Design calc, start of the top module:
module calc(
    input clk,  
    input rst_n,  
    input [7:0] num,
    input [2:0] op,
    input start,
    output reg [15:0] result,
    output reg [15:0] display_val,  
    output [2:0] led_op,  
    output reg stop
);
make LEC_CHECK=0 CAP_MARGIN=20 CORE_MARGIN=2 CORE_UTILIZATION=70 CTS_CLUSTER_SIZE=60 SLEW_MARGIN=20 finish   # period 48.1 ns
run.sh (not shown) runs the stock make flow with config.mk's settings and CLKGATE_MAP_FILE=.
The baseline finished but fails on setup timing.
Then changed:
--- a/flow/config.mk
+++ b/flow/config.mk
@@ -9,4 +9,3 @@
 export CORE_MARGIN = 2
-export CORE_UTILIZATION = 70
-export CTS_CLUSTER_SIZE = 60
+export CORE_UTILIZATION = 59
 export SLEW_MARGIN = 20
==> flow/constraint.sdc (replaced) <==
create_clock -name core_clock -period 29.2 [get_ports {clk}]
set_input_delay 5.8400 -clock core_clock [delete_from_list [all_inputs] [get_ports {clk}]]
set_output_delay 5.8400 -clock core_clock [all_outputs]
set_load 0.01 [all_outputs]
After rerunning: The changed run stopped in 5_1_grt; synthesized area stays the same; die size rises by 18%; synthesized cell count is unchanged.

========
The RTL this note starts from:
==> flow/design.v <==
module half_addr(
    input a,
    input b,
    output sum,
    output carry  
);
assign sum = a ^ b;
assign carry = a & b;
endmodule
module full_addr(
    input a,
    input b,
    input cin,  
    output sum,
    output carry  
);
assign sum = a ^ b ^ cin;
assign carry = (a & b) | (cin & (a ^ b));
endmodule
module i4_addr(
    input  [3:0] a,           
    input  [3:0] b,           
    input        cin,         
    input        valid_in,    
    output [3:0] sum,         
    output       group_g,     
    output       group_p,     
    output       ready_out    
);
wire [3:0] g, p;
assign g = a & b;           
assign p = a | b;           
wire c1, c2, c3;
assign c1 = g[0] | (p[0] & cin);
assign c2 = g[1] | (p[1] & g[0]) | (p[1] & p[0] & cin);
assign c3 = g[2] | (p[2] & g[1]) | (p[2] & p[1] & g[0]) | (p[2] & p[1] & p[0] & cin);
assign group_g = g[3] | (p[3] & g[2]) | (p[3] & p[2] & g[1]) | (p[3] & p[2] & p[1] & g[0]);
assign group_p = p[3] & p[2] & p[1] & p[0];
assign sum[0] = a[0] ^ b[0] ^ cin;
assign sum[1] = a[1] ^ b[1] ^ c1;
assign sum[2] = a[2] ^ b[2] ^ c2;
assign sum[3] = a[3] ^ b[3] ^ c3;
reg ready_out_reg;
always @(*) begin
    if (valid_in) begin
        ready_out_reg = 1'b1;
    end else begin
        ready_out_reg = 1'b0;
    end
end
assign ready_out = ready_out_reg;
endmodule
module i8_addr(
    input  [7:0] a,           
    input  [7:0] b,           
    input        cin,         
    input        valid_in,    
    output [7:0] sum,         
    output       group_g,     
    output       group_p,     
    output       ready_out    
);
wire [3:0] a_low  = a[3:0];
wire [3:0] a_high = a[7:4];
wire [3:0] b_low  = b[3:0];
wire [3:0] b_high = b[7:4];
wire c4;                
wire g_low, p_low;      
wire g_high, p_high;    
wire ready_low, ready_high;
i4_addr cla_low(
    .a(a_low), .b(b_low), .cin(cin), .valid_in(valid_in),
    .sum(sum[3:0]), .group_g(g_low), .group_p(p_low), .ready_out(ready_low)
);
i4_addr cla_high(
    .a(a_high), .b(b_high), .cin(c4), .valid_in(valid_in),
    .sum(sum[7:4]), .group_g(g_high), .group_p(p_high), .ready_out(ready_high)
);
assign c4 = g_low | (p_low & cin);
assign group_g = g_high | (p_high & g_low);
assign group_p = p_high & p_low;
assign ready_out = ready_low & ready_high;
endmodule
module i16_add(
    input  [15:0] a,          
    input  [15:0] b,          
    input        valid_in,    
    output [15:0] sum,        
    output       carry_out,   
    output       ready_out    
);
wire [7:0] a_low  = a[7:0];   
wire [7:0] a_high = a[15:8];  
wire [7:0] b_low  = b[7:0];
wire [7:0] b_high = b[15:8];
wire c0, c8;                
wire g_low, p_low;          
wire g_high, p_high;        
wire ready_low, ready_high; 
assign c0 = 1'b0;           
i8_addr cla_low_8bit(
    .a(a_low), .b(b_low), .cin(c0), .valid_in(valid_in),
    .sum(sum[7:0]), .group_g(g_low), .group_p(p_low), .ready_out(ready_low)
);
i8_addr cla_high_8bit(
    .a(a_high), .b(b_high), .cin(c8), .valid_in(valid_in),
    .sum(sum[15:8]), .group_g(g_high), .group_p(p_high), .ready_out(ready_high)
);
assign c8 = g_low | (p_low & c0);                   
assign carry_out = g_high | (p_high & g_low) | (p_high & p_low & c0);  
assign ready_out = ready_low & ready_high;
endmodule
module i16_sub(
    input  [15:0] a,          
    input  [15:0] b,          
    input        valid_in,    
    output [15:0] diff,       
    output       borrow_out,  
    output       ready_out    
);
wire [15:0] b_neg = ~b;  
wire [7:0] a_low  = a[7:0];
wire [7:0] a_high = a[15:8];
wire [7:0] b_low  = b_neg[7:0];
wire [7:0] b_high = b_neg[15:8];
wire c0, c8;               
wire g_low, p_low;         
wire g_high, p_high;       
wire ready_low, ready_high;
wire carry_result;
assign c0 = 1'b1;           
i8_addr cla_low_8bit(
    .a(a_low), .b(b_low), .cin(c0), .valid_in(valid_in),
    .sum(diff[7:0]), .group_g(g_low), .group_p(p_low), .ready_out(ready_low)
);
i8_addr cla_high_8bit(
    .a(a_high), .b(b_high), .cin(c8), .valid_in(valid_in),
    .sum(diff[15:8]), .group_g(g_high), .group_p(p_high), .ready_out(ready_high)
);
assign c8 = g_low | (p_low & c0);
assign carry_result = g_high | (p_high & g_low) | (p_high & p_low & c0);
assign borrow_out = ~carry_result;
assign ready_out = ready_low & ready_high;
endmodule
module i16_mul(
    input signed [15:0] a,    
    input signed [15:0] b,    
    input        valid_in,
    output signed [15:0] prod,  
    output       ready_out
);
wire sign_a = a[15];
wire sign_b = b[15];
wire sign_res = sign_a ^ sign_b;
wire [15:0] abs_a = sign_a ? (~a + 1'b1) : a;
wire [15:0] abs_b = sign_b ? (~b + 1'b1) : b;
reg [15:0] abs_prod;
integer i;
always @(*) begin
    abs_prod = 16'd0;
    for(i = 0; i < 16; i = i + 1) begin
        if(abs_b[i]) begin
            abs_prod = abs_prod + (abs_a << i);
        end
    end
end
assign prod = sign_res ? (~abs_prod + 1'b1) : abs_prod;
assign ready_out = valid_in;
endmodule
module i16_div(
    input signed [15:0] a,    
    input signed [15:0] b,    
    input        valid_in,
    output signed [15:0] quot,  
    output       ready_out
);
wire sign_a = a[15];
wire sign_b = b[15];
wire sign_res = sign_a ^ sign_b;
wire [15:0] abs_a = sign_a ? (~a + 1'b1) : a;
wire [15:0] abs_b = sign_b ? (~b + 1'b1) : b;
reg [15:0] abs_quot;
reg [31:0] temp_r;  
integer i;
always @(*) begin
    temp_r = 32'd0;
    if (abs_b == 0) begin
        abs_quot = 16'hFFFF;  
    end else begin
        abs_quot = 16'd0;
        temp_r = 32'd0;
        for(i = 15; i >= 0; i = i - 1) begin
            temp_r = temp_r << 1;
            temp_r[0] = abs_a[i];  
            if(temp_r >= {16'd0, abs_b}) begin
                temp_r = temp_r - {16'd0, abs_b};
                abs_quot[i] = 1'b1;
            end
        end
    end
end
assign quot = sign_res ? (~abs_quot + 1'b1) : abs_quot;
assign ready_out = valid_in;
endmodule
module calc(
    input clk,  
    input rst_n,  
    input [7:0] num,
    input [2:0] op,
    input start,
    output reg [15:0] result,
    output reg [15:0] display_val,  
    output [2:0] led_op,  
    output reg stop
);
reg [15:0] local_result;
reg local_stop;
localparam ADD = 3'd6;
localparam SUB = 3'd5;
localparam MUL = 3'd4;
localparam DIV = 3'd1;
localparam ENT = 3'd2;
localparam CLR = 3'd3;
reg [15:0] a, b;
reg [2:0] local_op;
assign led_op = local_op;  
wire [15:0] res_add, res_sub, res_mul, res_div;
i16_add u_add(.a(a), .b(b), .valid_in(1'b1), .sum(res_add), .carry_out(), .ready_out());
i16_sub u_sub(.a(a), .b(b), .valid_in(1'b1), .diff(res_sub), .borrow_out(), .ready_out());
i16_mul u_mul(.a(a), .b(b), .valid_in(1'b1), .prod(res_mul), .ready_out());
i16_div u_div(.a(a), .b(b), .valid_in(1'b1), .quot(res_div), .ready_out());
localparam S_INPUT_A = 2'b00;
localparam S_INPUT_B = 2'b01;
reg [2:0] state;
always @(posedge clk) begin
	if (~rst_n) begin
    	local_stop <= 0;
        a <= 0;
        b <= 0;
        local_result <= 0;
        display_val <= 0;
        local_op <= 0;
        state <= S_INPUT_A;
    end else begin
        if (~start&local_stop) begin
        local_stop <= 0;
        end else if (start&~local_stop) begin
            case (state)
            S_INPUT_A: begin
                if (op == CLR) begin
                    a <= 0; b <= 0; display_val <= 0; local_result <= 0; local_op <= 0;
                end else if (op == ADD || op == SUB || op == MUL || op == DIV) begin
                    local_op <= op;
                    b <= 0;
                    state <= S_INPUT_B;
                end else if (op == 0) begin
                    a <= a * 16'd10 + {8'd0, num};
                    display_val <= a * 16'd10 + {8'd0, num};
                end
            end
            S_INPUT_B: begin
                if (op == CLR) begin
                    a <= 0; b <= 0; display_val <= 0; local_result <= 0; local_op <= 0;
                    state <= S_INPUT_A;
                end else if (op == ENT) begin
                    case (local_op)
                    ADD: begin local_result <= res_add; display_val <= res_add; end
                    SUB: begin local_result <= res_sub; display_val <= res_sub; end
                    DIV: begin local_result <= res_div; display_val <= res_div; end
                    MUL: begin local_result <= res_mul; display_val <= res_mul; end
                    endcase
                    a <= 0;
                    local_op <= 0;  
                    state <= S_INPUT_A;
                end else if (op == 0) begin
                    b <= b * 16'd10 + {8'd0, num};
                    display_val <= b * 16'd10 + {8'd0, num};
                end
            end
            endcase
            local_stop <= 1;
        end
    end
end
always @(posedge clk) begin
    result <= local_result;
    stop <= local_stop;
end
endmodule
make LEC_CHECK=0 CAP_MARGIN=20 CORE_MARGIN=2 CORE_UTILIZATION=70 CTS_CLUSTER_SIZE=75 SETUP_SLACK_MARGIN=2.61 SLEW_MARGIN=20 finish   # period 47.8 ns
The first run completed and failed the layout checks on max-capacitance violations, max-slew violations, negative setup slack.
Next try:
--- a/flow/config.mk
+++ b/flow/config.mk
@@ -8,6 +8,5 @@
 export CAP_MARGIN = 20
 export CORE_MARGIN = 2
-export CORE_UTILIZATION = 70
-export CTS_CLUSTER_SIZE = 75
-export SETUP_SLACK_MARGIN = 2.61
+export CORE_UTILIZATION = 59
+export SETUP_SLACK_MARGIN = 5.0
 export SLEW_MARGIN = 20
After rerunning: Now the flow finished with negative setup slack left. Hold slack got worse by 7.7 ps. Worst setup slack improved by 1500 ps. Global-route usage is lower by 7.5 points. Utilization is lower by 13 points. Via count is lower by a little under a tenth. Die size is higher by about a fifth. Clock skew is higher by 3.8 ps. Synthesized area does not change. Design area is higher slightly. Register-to-register slack improved by 1500 ps.
Next try:
--- a/flow/config.mk
+++ b/flow/config.mk
@@ -8,5 +8,6 @@
 export CAP_MARGIN = 20
 export CORE_MARGIN = 2
-export CORE_UTILIZATION = 59
-export SETUP_SLACK_MARGIN = 5.0
+export CORE_UTILIZATION = 70
+export CTS_CLUSTER_SIZE = 75
+export SETUP_SLACK_MARGIN = 2.69
 export SLEW_MARGIN = 20
What happened: The new run finished but failed the layout checks on max-capacitance violations, max-slew violations, negative setup slack; routed wire length went up by roughly a tenth; via count grows by a little under a tenth; first-iteration DRC count rises by well over a third; synthesized area is unchanged; cell count decreases slightly.
Next try:
--- a/flow/config.mk
+++ b/flow/config.mk
@@ -8,6 +8,5 @@
 export CAP_MARGIN = 20
 export CORE_MARGIN = 2
-export CORE_UTILIZATION = 70
-export CTS_CLUSTER_SIZE = 75
-export SETUP_SLACK_MARGIN = 2.69
+export CORE_UTILIZATION = 20
+export PLACE_DENSITY = 0.6
 export SLEW_MARGIN = 20
==> flow/constraint.sdc (replaced) <==
create_clock -name core_clock -period 56.7 [get_ports {clk}]
set_input_delay 11.3400 -clock core_clock [delete_from_list [all_inputs] [get_ports {clk}]]
set_output_delay 11.3400 -clock core_clock [all_outputs]
set_load 0.01 [all_outputs]
With this change the flow went through all stages and came out clean.
Sequential cell count is unchanged.
Via count is lower by roughly a tenth.
Worst setup slack improved by 5800 ps.
Routed wire length is lower by roughly a tenth.
Global-route usage is lower by 35 points.
Area after synthesis does not change.
Register-to-register slack improved by 5800 ps.
Next try:
--- a/flow/config.mk
+++ b/flow/config.mk
@@ -8,5 +8,7 @@
 export CAP_MARGIN = 20
 export CORE_MARGIN = 2
-export CORE_UTILIZATION = 20
+export CORE_UTILIZATION = 61
+export MAX_ROUTING_LAYER = met4
 export PLACE_DENSITY = 0.6
+export SETUP_SLACK_MARGIN = 5.0
 export SLEW_MARGIN = 20
==> flow/constraint.sdc (replaced) <==
create_clock -name core_clock -period 55.0 [get_ports {clk}]
set_input_delay 11.0000 -clock core_clock [delete_from_list [all_inputs] [get_ports {clk}]]
set_output_delay 11.0000 -clock core_clock [all_outputs]
set_load 0.01 [all_outputs]
Die area went down by well over a third.
Setup slack gains 2100 ps.
Cell count drops by about a fifth.
Core utilization came out higher by 50 points.
Critical path depth came out higher by 4.
Next try:
==> flow/config.mk (replaced) <==
export PLATFORM = sky130hd
export DESIGN_NAME = calc
export DESIGN_NICKNAME = calc
export VERILOG_FILES = /design/flow/design.v
export SDC_FILE = /design/flow/constraint.sdc
export NUM_CORES = 4
export LEC_CHECK = 0
export CAP_MARGIN = 40
export CORE_MARGIN = 2
export CORE_UTILIZATION = 40
export HOLD_SLACK_MARGIN = 0.14
export SLEW_MARGIN = 20
Clock-buffer cell count is lower by 1.
Routed wire length came out lower by 7.2%.
Via count falls by 5.5%.
